build 51:
## Lab4
module Lab4(CLK, RST, INSTR, PC, REG0, REG1, REG2, REG3, REG4, REG5, REG6, REG7, 
		inst_opcode, ALUopcode, ALU_result, Zero, outDMEM, ALU_A, ALU_B);
make LEC_CHECK=0 ABC_AREA=1 CAP_MARGIN=20 CORE_MARGIN=2 CORE_UTILIZATION=71 CTS_CLUSTER_SIZE=98 PLACE_DENSITY=0.6 SLEW_MARGIN=20 finish   # period 9.37 ns
run.sh (not shown) runs the stock make flow with config.mk's settings and CLKGATE_MAP_FILE=.
Build 51 finished every stage and its layout cleared the timing, DRC and antenna checks.
Here is what was changed in the inputs of build 32 compared with build 51.
- ABC_AREA no longer set, was 1
- CORE_UTILIZATION now 51, was 71
- CTS_CLUSTER_SIZE no longer set, was 98
- the clock period (ns, I/O delays scaled along) now 7.03, was 9.37
[summary]
Sum of met2 wire segment lengths after detailed routing: lower on build 51. From build 32 to build 51, number of hold-slack violations in the final timing report did not move at all. The flow for build 32 finished, though final verification flagged negative setup slack. Build 32: sequential power is about 34% higher than what build 51 reported. Taking build 51 as the reference point, the count of non-CTS inverters in the layout of build 32 falls by 173. Compared with build 51, build 32 shows a total non-filler cell area in the finished layout that is about 26% higher.
For build 31, these inputs were changed with respect to build 32:
- putting TNS_END_PERCENT at 5 where nothing was set
- swapping 51 for 55 in CORE_UTILIZATION
- putting SETUP_SLACK_MARGIN at -0.43 where nothing was set
- clearing PLACE_DENSITY, which used to be 0.6
- swapping 7.03 for 6.47 in the clock period (ns, I/O delays scaled along)
Findings:
Measured against each other, build 32 and build 31 differ in worst endpoint data arrival time, the higher figure coming from build 31.
Relative to build 32, the relative area change from synthesis to final layout of build 31 is lower by 8.9 points.
Against build 32 as the reference, build 31 delivers a higher part of the cycle the worst path needs.
Build 31 ran in full, but the layout does not pass; the checks complain about negative setup slack.
Changes in build 76 relative to build 31:
- SETUP_SLACK_MARGIN no longer set, was -0.43
- CTS_CLUSTER_SIZE now 53, previously not set
- CORE_UTILIZATION now 58, was 55
- PLACE_DENSITY now 0.6, previously not set
- the clock period (ns, I/O delays scaled along) now 11.3, was 6.47
==> comparison <==
Per the final summary, build 76 finished and its layout is clean on timing, DRC and antenna.
On data arrival time of the critical path, the higher figure sits with build 76, not build 31.
Per the comparison of build 76 with build 31, static leakage dropped 2.3 nW; die span in x dropped about 2.6%; worst hold slack after final layout dropped 67 ps; share of total power in the clock network climbed 3.6 points.
When build 76 is set beside build 31, its sum of internal, switching and leakage power turns out to be about 50% smaller.
Build 31 ended up with INSTR[15] as its worst setup path startpoint; build 76 ended up with INSTR[8].


Starting RTL as in the previous note.
// Lab4
module Lab4(CLK, RST, INSTR, PC, REG0, REG1, REG2, REG3, REG4, REG5, REG6, REG7, 
		inst_opcode, ALUopcode, ALU_result, Zero, outDMEM, ALU_A, ALU_B);
make LEC_CHECK=0 CAP_MARGIN=20 CELL_PAD_IN_SITES_GLOBAL_PLACEMENT=2 CORE_MARGIN=2 CORE_UTILIZATION=40 PLACE_DENSITY=0.84 SLEW_MARGIN=20 finish   # period 12.0 ns
==> next run, changes <==
- CELL_PAD_IN_SITES_GLOBAL_PLACEMENT: 2 -> unset
- CORE_UTILIZATION: 40 -> 58
- PLACE_DENSITY: 0.84 -> 0.6
- clock period: 12.0 -> 6.81 ns (I/O delays scaled with it)
The new run finished but failed the layout checks on negative setup slack.
Critical path depth is unchanged.
Flip-flop count stays the same.
Synthesized cell count is unchanged.
Total power is higher by about 140%.
Combinational power came out higher to 3.1 times its value.
Die size shrinks by 31%.
Worst setup slack gets worse by 1.1 ns.
Area after synthesis does not change.
Cell count climbs by about 9%.
Core utilization increases by 37 points.
Final area climbs by 22%.
==> next run, changes <==
- CORE_UTILIZATION: 58 -> 57
- CTS_CLUSTER_SIZE: unset -> 53
- SLEW_MARGIN: 20 -> 25
- clock period: 6.81 -> 6.56 ns (I/O delays scaled with it)
What happened: The changed run produced a layout that fails on negative setup slack; sequential power increases by about 3%; via count shrinks by 4.8%; utilization shrinks by 1.2 points; final cell count stays flat; global-route usage fell by 5.4 points; wire length came out lower by 11%; count of clock-buffer cells in the layout went down by 4; first-iteration DRC count falls by 27%; clock skew barely changes; power is about the same; worst setup slack is worse by 0.14 ns.
==> next run, changes <==
- CORE_UTILIZATION: 57 -> 66
- CTS_CLUSTER_SIZE: 53 -> 54
- PLACE_DENSITY: 0.6 -> 0.91
- SLEW_MARGIN: 25 -> 20
- TNS_END_PERCENT: unset -> 35
- clock period: 6.56 -> 7.47 ns (I/O delays scaled with it)
Outcome: The new run ended with an error in 5_1_grt (GRT-0116). Synthesized cell count does not change. Die area came out lower by 13%. Area after synthesis is unchanged.


Setup of the previous run:
Lab4 again, from the RTL that the note above started with.
==> flow/config.mk <==
export PLATFORM = sky130hd
export DESIGN_NAME = Lab4
export DESIGN_NICKNAME = Lab4
export VERILOG_FILES = /design/flow/design.v
export SDC_FILE = /design/flow/constraint.sdc
export NUM_CORES = 4
export LEC_CHECK = 0
export ABC_AREA = 1
export CAP_MARGIN = 20
export CORE_ASPECT_RATIO = 1.2
export CORE_MARGIN = 2
export CORE_UTILIZATION = 72
export CTS_CLUSTER_DIAMETER = 372
export CTS_CLUSTER_SIZE = 98
export PLACE_DENSITY = 0.38
export SLEW_MARGIN = 20
export TNS_END_PERCENT = 10
==> flow/constraint.sdc <==
create_clock -name core_clock -period 5.37 [get_ports {CLK}]
set_input_delay 1.0740 -clock core_clock [delete_from_list [all_inputs] [get_ports {CLK}]]
set_output_delay 1.0740 -clock core_clock [all_outputs]
set_load 0.01 [all_outputs]
The previous run: aborted in clock tree synthesis (4_1_cts) (tool error)
Edits applied to the flow inputs when going from the previous run to the current run:
- CTS_CLUSTER_DIAMETER removed (was 372)
- CORE_ASPECT_RATIO removed (was 1.2)
- CORE_UTILIZATION changed from 72 to 65
- TNS_END_PERCENT removed (was 10)
==> results <==
The current run | ERROR | global routing (5_1_grt)
Diff the current run..the previous run | number of buffers added on ports | unchanged
| total die size | the current run vs the previous run | 11% higher |
The current run vs. the previous run: standard cell area after detailed placement has increased; starting density of the core shrank by 8.0 points; post-synthesis async set-or-reset flop share did not really move; routability congestion estimate from global placement now sits lower.
Power and IR drop assume default switching activity.
